==> 11-06: inputs <==
## TOP_VIEW
module TOP_VIEW#(parameter alu_width =16)
(
  input wire [alu_width-1:0]    A,B,
  input wire                    clk,rst,
  input wire [3:0]              alu_fun,
  output wire                   arith_flag,carry_out,logic_flag,comp_flag,shift_flag,
  output wire [alu_width-1:0]   arith_out,logic_out,comp_out,shift_out
  );
wire                  comp_enable ;
wire                  shift_enable ;
wire                  logic_enable ;
wire                  arith_enable ;
  DECODER_UNIT U_decoder(
  .alu_fun(alu_fun[3:2]),
  .arith_enable(arith_enable),
  .logic_enable(logic_enable),
  .shift_enable(shift_enable),
  .comp_enable(comp_enable)
  );
  ARITHMATIC_UNIT U_arithmatic(
  .A(A),
  .arith_enable(arith_enable),
  .B(B),
  .clk(clk),
  .rst(rst),
  .alu_fun(alu_fun[1:0]),
  .arith_out(arith_out),
  .arith_flag(arith_flag),
  .carry_out(carry_out)
  );
   LOGIC_UNIT U_logic(
  .A(A),
  .logic_enable(logic_enable),
  .B(B),
  .clk(clk),
  .rst(rst),
  .alu_fun(alu_fun[1:0]),
  .logic_out(logic_out),
  .logic_flag(logic_flag)
   );
   comparsion_unit U_comp (
  .A(A),
  .comp_enable(comp_enable),
  .B(B),
  .clk(clk),
  .rst(rst),
  .alu_fun(alu_fun[1:0]),
  .comp_out(comp_out),
  .comp_flag(comp_flag)
  );
  shift_unit U_shift(
  .A(A),
  .shift_enable(shift_enable),
  .B(B),
  .clk(clk),
  .rst(rst),
  .alu_fun(alu_fun[1:0]),
  .shift_out(shift_out),
  .shift_flag(shift_flag)
  );
endmodule
clock: 25.3 ns
lec_check: 0
cap_margin: 20
core_margin: 2
core_utilization: 68
cts_cluster_diameter: 104
cts_cluster_size: 37
setup_slack_margin: -1.87
slew_margin: 20
run.sh (not shown) runs the stock make flow with config.mk's settings and CLKGATE_MAP_FILE=.
==> 03-12 (differences from 11-06) <==
Settings changed: ABC_AREA from default to 1, CORE_UTILIZATION 68 to 70, CTS_CLUSTER_DIAMETER 104 to 52, CTS_CLUSTER_SIZE 37 to 77, SETUP_SLACK_MARGIN -1.87 to 4.51.
==> flow/constraint.sdc (replaced) <==
create_clock -name core_clock -period 35.0 [get_ports {clk}]
set_input_delay 7.0000 -clock core_clock [delete_from_list [all_inputs] [get_ports {clk}]]
set_output_delay 7.0000 -clock core_clock [all_outputs]
set_load 0.01 [all_outputs]
==> results <==
Synthesized area: 03-12 is smaller than 11-06 (about 0.32%).
Against 03-12, the synthesized cell count of 11-06 is smaller by 15%.
11-06 stopped in clock tree synthesis (DPL-0033). 03-12 aborted during global routing.
Die area: 03-12 is smaller than 11-06 (3.1%).

==> run a: inputs <==
TOP_VIEW again, from the RTL that the note above started with.
Design TOP_VIEW, start of the top module:
module TOP_VIEW#(parameter alu_width =16)
(
  input wire [alu_width-1:0]    A,B,
  input wire                    clk,rst,
  input wire [3:0]              alu_fun,
  output wire                   arith_flag,carry_out,logic_flag,comp_flag,shift_flag,
  output wire [alu_width-1:0]   arith_out,logic_out,comp_out,shift_out
  );
wire                  comp_enable ;
wire                  shift_enable ;
wire                  logic_enable ;
wire                  arith_enable ;
  DECODER_UNIT U_decoder(
  .alu_fun(alu_fun[3:2]),
  .arith_enable(arith_enable),
  .logic_enable(logic_enable),
  .shift_enable(shift_enable),
  .comp_enable(comp_enable)
  );
  ARITHMATIC_UNIT U_arithmatic(
  .A(A),
  .arith_enable(arith_enable),
  .B(B),
  .clk(clk),
  .rst(rst),
  .alu_fun(alu_fun[1:0]),
  .arith_out(arith_out),
  .arith_flag(arith_flag),
  .carry_out(carry_out)
  );
   LOGIC_UNIT U_logic(
  .A(A),
  .logic_enable(logic_enable),
  .B(B),
  .clk(clk),
  .rst(rst),
  .alu_fun(alu_fun[1:0]),
  .logic_out(logic_out),
  .logic_flag(logic_flag)
   );
   comparsion_unit U_comp (
  .A(A),
  .comp_enable(comp_enable),
  .B(B),
  .clk(clk),
  .rst(rst),
  .alu_fun(alu_fun[1:0]),
  .comp_out(comp_out),
  .comp_flag(comp_flag)
  );
  ...
clock: 13.7 ns
lec_check: 0
abc_area: 1
cap_margin: 20
core_margin: 2
core_utilization: 61
cts_cluster_diameter: 400
cts_cluster_size: 99
slew_margin: 20
==> inputs of run b, as changes to run a <==
- CORE_ASPECT_RATIO: default -> 0.5
- CORE_UTILIZATION: 61 -> 66
- PLACE_DENSITY: default -> 0.35
- SETUP_SLACK_MARGIN: default -> 4.03
- TNS_END_PERCENT: default -> 10
==> impl_metrics.json <==
{
  "gr-usage-met2_pct": 99.19,
  "row_count": 59,
  "floorplan.initialDensity_pct": 62.03,
  "post_cts_buffers": 185,
  "outcome.stop_stage": "5_1_grt",
  "groute.layer.met3.usage_pct": 77.59,
  "error_message": "[ERROR GRT-0232] Routing congestion too high. Check the congestion heatmap in the GUI.",
  "die_width_um": 166.8,
  "die.size.y_um": 166.8,
  "globalRouteTotalUtil_pct": 87.95,
  "gpl.final_weighted_congestion": 1.052,
  "cts.repair.resized": 170,
  "dpl_cell_area_um2": 20840,
  "outcome": "did not finish"
}
# the run above: run a

==> impl_metrics.json <==
{
  "outcome": "did not finish",
  "outcome.stop_stage": "5_1_grt",
  "error_message": "[ERROR GRT-0232] Routing congestion too high. Check the congestion heatmap in the GUI.",
  "floorplan.initialDensity_pct": 67.28,
  "gpl.final_weighted_congestion": 1.060,
  "groute.layer.met3.usage_pct": 93.89,
  "cts.repair.resized": 113,
  "post_cts_buffers": 95,
  "row_count": 40,
  "die_width_um": 225.3,
  "gr-usage-met2_pct": 165.4,
  "die.size.y_um": 114.7
}
# the run above: run b

